run 1:
## calculator
module calculator(
	input newkey,
	input [4:0] keycode,
	input clk,
	input rst,
	output reg [19:0] x,
	output reg led							 
	);
	localparam PLUS = 1'd0;					 
	localparam TIMES = 1'd1;				 
	localparam CLEAR20 = 20'd0;				 
	localparam CLEAR2 = 2'd0;				 
	localparam CLEAR1 = 1'd0;				 
	reg [19:0] y;
	reg op;
	reg [19:0] nextX;
	reg [19:0] nextY;
	reg nextOp;
	reg nextLED;
	reg [2:0] select;
	wire [19:0] sum;
	wire [19:0] product;
	wire [19:0] result;
	wire [19:0] ovp;						 
	wire ovs;								 
	always @ (posedge clk)
		begin
			if (rst)
				begin
					x <= CLEAR20;
					y <= CLEAR20;
					op <= CLEAR1;
					led <= CLEAR1;
				end
			else
				begin
					x <= nextX;
					y <= nextY;
					op <= nextOp;
					led <= nextLED;
				end
		end
  always @ (select, x, y, op, led, result, ovp, ovs, keycode)
		case(select)
			3'd0:						 
				begin
              		nextX = x;
					nextY = y;
					nextOp = op;
					nextLED = led;
				end
			3'd1:						 
				begin
              		nextX = CLEAR20;
					nextY = x;
					nextOp = PLUS;
					nextLED = CLEAR1;
				end
			3'd2:						 
				begin
              		nextX = CLEAR20;
					nextY = x;
					nextOp = TIMES;
					nextLED = CLEAR1;
				end
			3'd3:						 
				begin
              		nextX = result;
					nextY = y;
  ...
For scale: ~2500 cells after synthesis, roughly 29 I/O pins, about 17000 µm² of cells after synthesis.
export LEC_CHECK = 0
export ABC_AREA = 1
export CAP_MARGIN = 20
export CORE_MARGIN = 2
export CORE_UTILIZATION = 40
export CTS_CLUSTER_DIAMETER = 203
export CTS_CLUSTER_SIZE = 98
export HOLD_SLACK_MARGIN = -0.07
export PLACE_DENSITY = 0.35
export SLEW_MARGIN = 20
create_clock -name core_clock -period 10.0 [get_ports {clk}]
run.sh (not shown) runs the stock make flow with config.mk's settings and CLKGATE_MAP_FILE=.
Run 1 ran to completion and came out clean on the timing, DRC and antenna checks.
The inputs of run 2 differ from those of run 1 as listed below.
- removing HOLD_SLACK_MARGIN (formerly -0.07)
- removing ABC_AREA (formerly 1)
- removing CTS_CLUSTER_DIAMETER (formerly 203)
- removing PLACE_DENSITY (formerly 0.35)
- removing CTS_CLUSTER_SIZE (formerly 98)
- changing the clock period (ns, I/O delays scaled along) from 10.0 to 10.6
--- outcome ---
- Of run 1 and run 2, the run reporting the lower distinct cell type count after synthesis was run 1.
- Going from run 1 to run 2, final critical path time including I/O delays and setup grows by 0.48 ns.
- Run 2 closes out successfully: all stages finished, all timing, DRC and antenna checks passed.
- Run 1 has a lower clock network fraction of total power than run 2.
- Total vias in the final route improves in run 2 relative to run 1.
## Diff of input files: run 3 against run 2
- CTS_CLUSTER_DIAMETER: unset -> 32
- CORE_UTILIZATION: 40 -> 67
- the clock period (ns, I/O delays scaled along): 10.6 -> 6.74
Run 2 and run 3: one clean run, run 2; the rest did not finish clean.
Ran to the end and failed final checks on negative setup slack: run 3.
Taking run 2 as the reference point, the routed length on met2 of run 3 rises by 0.76%.
Run 3 vs. run 2: first-pass GRT wire length went down by 950 µm.
The final-layout clock buffer total of run 3 falls short of that of run 2 by 1.
Going from run 2 to run 3, met1 track utilization from global routing grows by 18 points.
In run 3, the total power divided by cell area came out about 60% above the value in run 2.
Delta (run 3 minus run 2): global-route usage now larger, number of standard cells in the layout, taps in and fillers out now smaller.
Edits applied to the flow inputs when going from run 3 to run 4:
- CORE_UTILIZATION now 70, was 67
STATUS run=run 4 STAGES=ALL_DONE FINAL_CHECKS=FAILED CAUSE=negative setup slack. Peak supply drop was higher in the run labelled run 3. Row cell depth of the worst flop-to-flop path: run 4 lower / run 3 higher. The run showing the smaller total die size is run 4.
## Diff of input files: run 5 against run 4
- a change of CORE_UTILIZATION from 70 to 72
- an added PLACE_DENSITY of 0.79
- an added MAX_ROUTING_LAYER of met4
- a deleted CTS_CLUSTER_DIAMETER that had been 32
- a change of the clock period (ns, I/O delays scaled along) from 6.74 to 8.22
## What came out
Per the comparison of run 5 with run 4, ratio of total power to cell area decreased 17%; total internal power decreased 0.19 mW; maximum buffer depth of the clock tree essentially unchanged.
In run 4 the implementation ran to completion but is not tape-out ready, as the final checks report negative setup slack.
Both conditions hold for run 5: the flow ran to the end and the final layout passed the timing, DRC and antenna checks.
Run 5 vs. run 4: final area -1400 µm²; clock latency on the worst-skew pair stayed essentially flat; total power of the final layout shows a reduction of about 24%; met1 layer wirelength in the final routing climbed 0.97%; die footprint decreased 2.7%.
Run comparison: run 4 start point of the critical path y[2]; run 5 start point of the critical path y[7]
Row share of power burned in the clock network: run 5 higher / run 4 lower


calculator again, from the RTL that the note above started with.
clock: 5.61 ns
lec_check: 0
cap_margin: 20
core_margin: 3
core_utilization: 45
cts_cluster_size: 10
place_density: 0.74
setup_slack_margin: 0.31
slew_margin: 20
The baseline ran to the end with violations: negative setup slack.
Next try:
CORE_MARGIN = 2   (was 3)
CORE_UTILIZATION = 72   (was 45)
CTS_CLUSTER_SIZE = default   (was 10)
PLACE_DENSITY = 0.38   (was 0.74)
SETUP_SLACK_MARGIN = 0.37   (was 0.31)
TNS_END_PERCENT = 5   (was default)
The changed run finished but failed the layout checks on negative setup slack; combinational power went down by about 6%; hold slack degrades by 0.042 ns; cell area went down by 4.4%; die size went down by 38%; clock power went up by 19%; via count went up by 3.4%; worst setup slack degrades by 0.069 ns; total power went down by 0.40%.
Next try:
CORE_UTILIZATION = 40   (was 72)
PLACE_DENSITY = default   (was 0.38)
SETUP_SLACK_MARGIN = default   (was 0.37)
TNS_END_PERCENT = default   (was 5)
clock period = 10.0 ns   (was 5.61 ns; I/O delays follow)
Outcome: With this change the flow completed without violations. Total power fell by about 50%. Synthesized area stays the same. Routed wire length went down by about 5.3%. Die size goes up by 78%. Worst setup slack gets better by 3.4 ns. Final cell count stays flat. Global-route usage is lower by 20 points. Register-to-register slack improved by 3.4 ns. Sequential cell count does not change.
Next try:
CORE_UTILIZATION = 65   (was 40)
clock period = 5.94 ns   (was 10.0 ns; I/O delays follow)
What happened:
- With this change the flow finished but failed the layout checks on negative setup slack
- first-iteration DRC count increases by 25%
- clock skew increases by 0.0055 ns
- area after synthesis is unchanged
- power increases by about 90%
- wire length hardly moves
- die area decreases by 38%
- worst setup slack loses 3.1 ns
- sequential share of layout area decreases by 0.21 points
Next try:
CORE_UTILIZATION = 40   (was 65)
clock period = 7.87 ns   (was 5.94 ns; I/O delays follow)
After rerunning: The new run produced a clean layout; wire length rises slightly; power falls by a quarter to a third; worst hold slack gets worse by 0.051 ns; count of clock-buffer cells in the layout stays the same; final cell count shrinks slightly; first-iteration DRC count came out lower by roughly a tenth; die size climbs by well over a third; clock power goes down by a few percent; synthesized cell count does not change; sequential cell count stays the same; area after synthesis stays the same.
Power figures rest on the tool's default switching activity, not on a simulated workload.
